// pixel_sort_asc
module pixel_sort_asc (
	 input clk, reset, soft_rst,
	 input enable, 
	 input      [15:0] Pixel_in1, Pixel_in2, Pixel_in3, Pixel_in4 , Pixel_in5 , Pixel_in6, Pixel_in7, Pixel_in8,
	 output reg [15:0] Pixel_out1, Pixel_out2, Pixel_out3, Pixel_out4 , Pixel_out5 , Pixel_out6, Pixel_out7, Pixel_out8,    output reg valid_out
);
integer i, j;
reg [15:0] array [1:8]; 
reg [15:0] temp;
reg [15:0] in1, in2, in3, in4, in5, in6, in7, in8;
always @(posedge clk)
 begin
 if (reset)
     begin
	  in1 <= 0;
	  in2 <= 0; 
	  in3 <= 0; 
	  in4 <=	0;
	  in5 <=	0; 
	  in6 <=	0; 
	  in7 <=	0; 
	  in8 <=	0; 
	  valid_out <= 0; 
		 Pixel_out1 <= 0;
		 Pixel_out2 <= 0;
		 Pixel_out3 <= 0;
		 Pixel_out4 <= 0;
		 Pixel_out5 <= 0;
		 Pixel_out6 <= 0;
		 Pixel_out7 <= 0;
		 Pixel_out8 <= 0; 
	  end 
	  else if(soft_rst)
		 begin 
	    in1 <=  0;
		 in2 <=  0; 
	    in3 <=  0; 
	    in4 <=	0;
	    in5 <=	0; 
	    in6 <=	0; 
	    in7 <=	0; 
	    in8 <=	0; 
	    valid_out <= 0; 
		 Pixel_out1 <= 0;
		 Pixel_out2 <= 0;
		 Pixel_out3 <= 0;
		 Pixel_out4 <= 0;
		 Pixel_out5 <= 0;
		 Pixel_out6 <= 0;
		 Pixel_out7 <= 0;
		 Pixel_out8 <= 0; 
       end
		 else  if(enable)
		 begin
       valid_out <= 1;
		in1<= Pixel_in1;
		in2<= Pixel_in2; 
		in3<= Pixel_in3; 
		in4<= Pixel_in4;  
		in5<=	Pixel_in5; 
		in6<=	Pixel_in6; 
		in7<=	Pixel_in7; 
		in8<=	Pixel_in8; 
		 Pixel_out1 <= array[8];
		 Pixel_out2 <= array[7];
		 Pixel_out3 <= array[6];
		 Pixel_out4 <= array[5];
		 Pixel_out5 <= array[4];
		 Pixel_out6 <= array[3];
		 Pixel_out7 <= array[2];
		 Pixel_out8 <= array[1];
	  	end
		 else begin
		 valid_out <= 0;
		 in1 <=  0;
		 in2 <=  0; 
	    in3 <=  0; 
	    in4 <=	0;
	    in5 <=	0; 
	    in6 <=	0; 
	    in7 <=	0; 
	    in8 <=	0; 
		 Pixel_out1 <= 0;
		 Pixel_out2 <= 0;
		 Pixel_out3 <= 0;
		 Pixel_out4 <= 0;
		 Pixel_out5 <= 0;
		 Pixel_out6 <= 0;
		 Pixel_out7 <= 0;
		 Pixel_out8 <= 0; 
       end	
 end 
 always @(*)
  begin
 if (reset)
     begin
  ...
Size: about 3,600 cells after synthesis, ~260 I/O pins.
make LEC_CHECK=0 CAP_MARGIN=25 CELL_PAD_IN_SITES_DETAIL_PLACEMENT=1 CELL_PAD_IN_SITES_GLOBAL_PLACEMENT=0 CORE_MARGIN=9 CORE_UTILIZATION=43 CTS_CLUSTER_DIAMETER=72 GPL_ROUTABILITY_DRIVEN=0 GPL_TIMING_DRIVEN=1 MIN_ROUTING_LAYER=met1 SETUP_SLACK_MARGIN=-0.91 SLEW_MARGIN=10 TNS_END_PERCENT=75 finish   # period 36.9 ns
run.sh (not shown) runs the stock make flow with config.mk's settings and CLKGATE_MAP_FILE=.
The baseline ran to the end with violations: negative setup slack.
Next try:
Settings changed: CAP_MARGIN 25 to 20, CELL_PAD_IN_SITES_DETAIL_PLACEMENT 1 to not set, CELL_PAD_IN_SITES_GLOBAL_PLACEMENT 0 to not set, CORE_MARGIN 9 to 2, CORE_UTILIZATION 43 to 68, CTS_CLUSTER_DIAMETER 72 to not set, GPL_ROUTABILITY_DRIVEN 0 to not set, GPL_TIMING_DRIVEN 1 to not set, MIN_ROUTING_LAYER met1 to not set, SETUP_SLACK_MARGIN -0.91 to not set, SLEW_MARGIN 10 to 20, TNS_END_PERCENT 75 to not set.
Clock period 36.9 ns to 16.6 ns, I/O delays scaled along.
After rerunning: Now the flow ended with an error in detailed placement; area after synthesis stays the same; synthesized cell count is unchanged; die size goes down by well over a third.

---

Starting RTL as in the previous note.
Settings: LEC_CHECK=0, ABC_AREA=1, CAP_MARGIN=20, CORE_MARGIN=2, CORE_UTILIZATION=72, PLACE_DENSITY_LB_ADDON=0.02, SETUP_SLACK_MARGIN=4.93, SLEW_MARGIN=20; clock period 16.6 ns.
The first run aborted during 3_5_place_dp.
Then changed:
--- a/flow/config.mk
+++ b/flow/config.mk
@@ -8 +7,0 @@
-export ABC_AREA = 1
@@ -11,3 +10,2 @@
-export CORE_UTILIZATION = 72
-export PLACE_DENSITY_LB_ADDON = 0.02
-export SETUP_SLACK_MARGIN = 4.93
+export CORE_UTILIZATION = 51
+export SETUP_SLACK_MARGIN = 1.0
==> flow/constraint.sdc (replaced) <==
create_clock -name core_clock -period 20.2 [get_ports {clk}]
set_input_delay 4.0400 -clock core_clock [delete_from_list [all_inputs] [get_ports {clk}]]
set_output_delay 4.0400 -clock core_clock [all_outputs]
set_load 0.01 [all_outputs]
After rerunning:
- This time the run never finished: it broke off in 5_1_grt
- synthesized cell count goes down by roughly a tenth
- die size goes up by well over a third
- synthesized area is higher by a few percent

---

== build 35 ==
pixel_sort_asc again, from the RTL that the note above started with.
==> flow/design.v (excerpt) <==
module pixel_sort_asc (
	 input clk, reset, soft_rst,
	 input enable, 
	 input      [15:0] Pixel_in1, Pixel_in2, Pixel_in3, Pixel_in4 , Pixel_in5 , Pixel_in6, Pixel_in7, Pixel_in8,
	 output reg [15:0] Pixel_out1, Pixel_out2, Pixel_out3, Pixel_out4 , Pixel_out5 , Pixel_out6, Pixel_out7, Pixel_out8,    output reg valid_out
);
Settings: LEC_CHECK=0, CAP_MARGIN=20, CELL_PAD_IN_SITES_GLOBAL_PLACEMENT=1, CORE_ASPECT_RATIO=0.78, CORE_MARGIN=2, CORE_UTILIZATION=40, MIN_ROUTING_LAYER=met2, PLACE_DENSITY_LB_ADDON=0.11, SETUP_SLACK_MARGIN=1.0, SLEW_MARGIN=0; clock period 38.0 ns.
Status(build 35) = ERROR, stage = global routing (5_1_grt)
Changes in build 61 relative to build 35:
- MIN_ROUTING_LAYER removed (was met2)
- PLACE_DENSITY_LB_ADDON removed (was 0.11)
- CELL_PAD_IN_SITES_GLOBAL_PLACEMENT removed (was 1)
- CORE_ASPECT_RATIO removed (was 0.78)
- SLEW_MARGIN changed from 0 to 20
- CORE_UTILIZATION changed from 40 to 52
- the clock period (ns, I/O delays scaled along) changed from 38.0 to 18.3
[summary]
Re floorplan core density: build 61 is 12 points up on build 35. Diff build 61..build 35 | number of port buffers | unchanged. Build 61 against build 35: clock tree buffer depth about even, post-cts hold buffer count about even, cell count after placement rose 13%. Build 35 never completed, since it errored out during global routing (5_1_grt). global routing (5_1_grt): build 61 exited with error. Summary of build 61 over build 35: buffers inserted during post-CTS setup optimization moved up, width of the die dropped 22%, post-synthesis sequential element count held, chip area went down about 23%, post-cts gate resize count shows an increase of about 660%.
The following lists how build 86 was set up differently from build 61:
- changing SETUP_SLACK_MARGIN from 1.0 to 5.0
- changing CORE_UTILIZATION from 52 to 58
- changing the clock period (ns, I/O delays scaled along) from 18.3 to 24.9
Findings:
In the summary table, build 86 is marked failed, with error DPL-0038 raised in clock tree synthesis (4_1_cts). Relative to build 61, number of cell rows has decreased by 6.3% in build 86. Between build 86 and build 61, the I/O pin count figures differ only marginally. Between build 61 and build 86, the number of register bits inferred by synthesis figures differ only marginally. Comparing build 86 against build 61, there is no change at all in area after synthesis. Changes observed in build 86 relative to build 61: placed cell count down 145; chip width now smaller. | pre-CTS worst setup slack | build 86 vs build 61 | 3450 ps higher |. [diff] core region area, build 86 relative to build 61: improvement. From build 61 to build 86 the numbers moved as follows: vertical die size -about 5%; floorplan die area went down 10%; pre-placement core utilization shows an increase of 6.7 points.

---

pixel_sort_asc again, from the RTL that the note above started with.
Settings: LEC_CHECK=0, ABC_AREA=1, CAP_MARGIN=20, CELL_PAD_IN_SITES_DETAIL_PLACEMENT=1, CORE_ASPECT_RATIO=1.98, CORE_MARGIN=2, CORE_UTILIZATION=71, CTS_CLUSTER_DIAMETER=175, GPL_ROUTABILITY_DRIVEN=0, GPL_TIMING_DRIVEN=1, MAX_ROUTING_LAYER=met4, PLACE_DENSITY_LB_ADDON=0.28, SETUP_SLACK_MARGIN=5.0, SLEW_MARGIN=20, TNS_END_PERCENT=70; clock period 32.8 ns.
The first run did not get past detailed placement (DPL-0033).
Change:
==> flow/config.mk (replaced) <==
export PLATFORM = sky130hd
export DESIGN_NAME = pixel_sort_asc
export DESIGN_NICKNAME = pixel_sort_asc
export VERILOG_FILES = /design/flow/design.v
export SDC_FILE = /design/flow/constraint.sdc
export NUM_CORES = 4
export LEC_CHECK = 0
export CAP_MARGIN = 20
export CORE_MARGIN = 2
export CORE_UTILIZATION = 58
export SETUP_SLACK_MARGIN = -1.53
export SLEW_MARGIN = 20
==> flow/constraint.sdc (replaced) <==
create_clock -name core_clock -period 26.6 [get_ports {clk}]
set_input_delay 5.3200 -clock core_clock [delete_from_list [all_inputs] [get_ports {clk}]]
set_output_delay 5.3200 -clock core_clock [all_outputs]
set_load 0.01 [all_outputs]
Effect: Now the flow never finished: it broke off in global routing. Synthesized area went up by a few percent. Die size went up by a quarter to a third. Synthesized cell count went down by roughly a tenth.
Change:
--- a/flow/config.mk
+++ b/flow/config.mk
@@ -9,4 +9,5 @@
 export CORE_MARGIN = 2
-export CORE_UTILIZATION = 58
-export SETUP_SLACK_MARGIN = -1.53
+export CORE_UTILIZATION = 57
+export SETUP_SLACK_MARGIN = -2.0
 export SLEW_MARGIN = 20
+export TNS_END_PERCENT = 5
==> flow/constraint.sdc (replaced) <==
create_clock -name core_clock -period 36.0 [get_ports {clk}]
set_input_delay 7.2000 -clock core_clock [delete_from_list [all_inputs] [get_ports {clk}]]
set_output_delay 7.2000 -clock core_clock [all_outputs]
set_load 0.01 [all_outputs]
=>
- With this change the flow finished but failed the layout checks on setup timing
- die size is higher by about 1.7%
- area after synthesis is unchanged
- synthesized cell count stays the same
Change:
--- a/flow/config.mk
+++ b/flow/config.mk
@@ -9,5 +9,4 @@
 export CORE_MARGIN = 2
-export CORE_UTILIZATION = 57
-export SETUP_SLACK_MARGIN = -2.0
+export CORE_UTILIZATION = 58
+export SETUP_SLACK_MARGIN = 5.0
 export SLEW_MARGIN = 20
-export TNS_END_PERCENT = 5
==> flow/constraint.sdc (replaced) <==
create_clock -name core_clock -period 38.0 [get_ports {clk}]
set_input_delay 7.6000 -clock core_clock [delete_from_list [all_inputs] [get_ports {clk}]]
set_output_delay 7.6000 -clock core_clock [all_outputs]
set_load 0.01 [all_outputs]
=> Now the flow stopped in global routing. Die area came out lower by 1.7%. Synthesized cell count does not change. Area after synthesis is unchanged.
Change:
--- a/flow/config.mk
+++ b/flow/config.mk
@@ -9,3 +9,3 @@
 export CORE_MARGIN = 2
-export CORE_UTILIZATION = 58
+export CORE_UTILIZATION = 40
 export SETUP_SLACK_MARGIN = 5.0
==> flow/constraint.sdc (replaced) <==
create_clock -name core_clock -period 36.5 [get_ports {clk}]
set_input_delay 7.3000 -clock core_clock [delete_from_list [all_inputs] [get_ports {clk}]]
set_output_delay 7.3000 -clock core_clock [all_outputs]
set_load 0.01 [all_outputs]
Now the flow finished with timing, DRC and antenna clean.
Area after synthesis stays the same.
Die size rises by 44%.
Synthesized cell count stays the same.
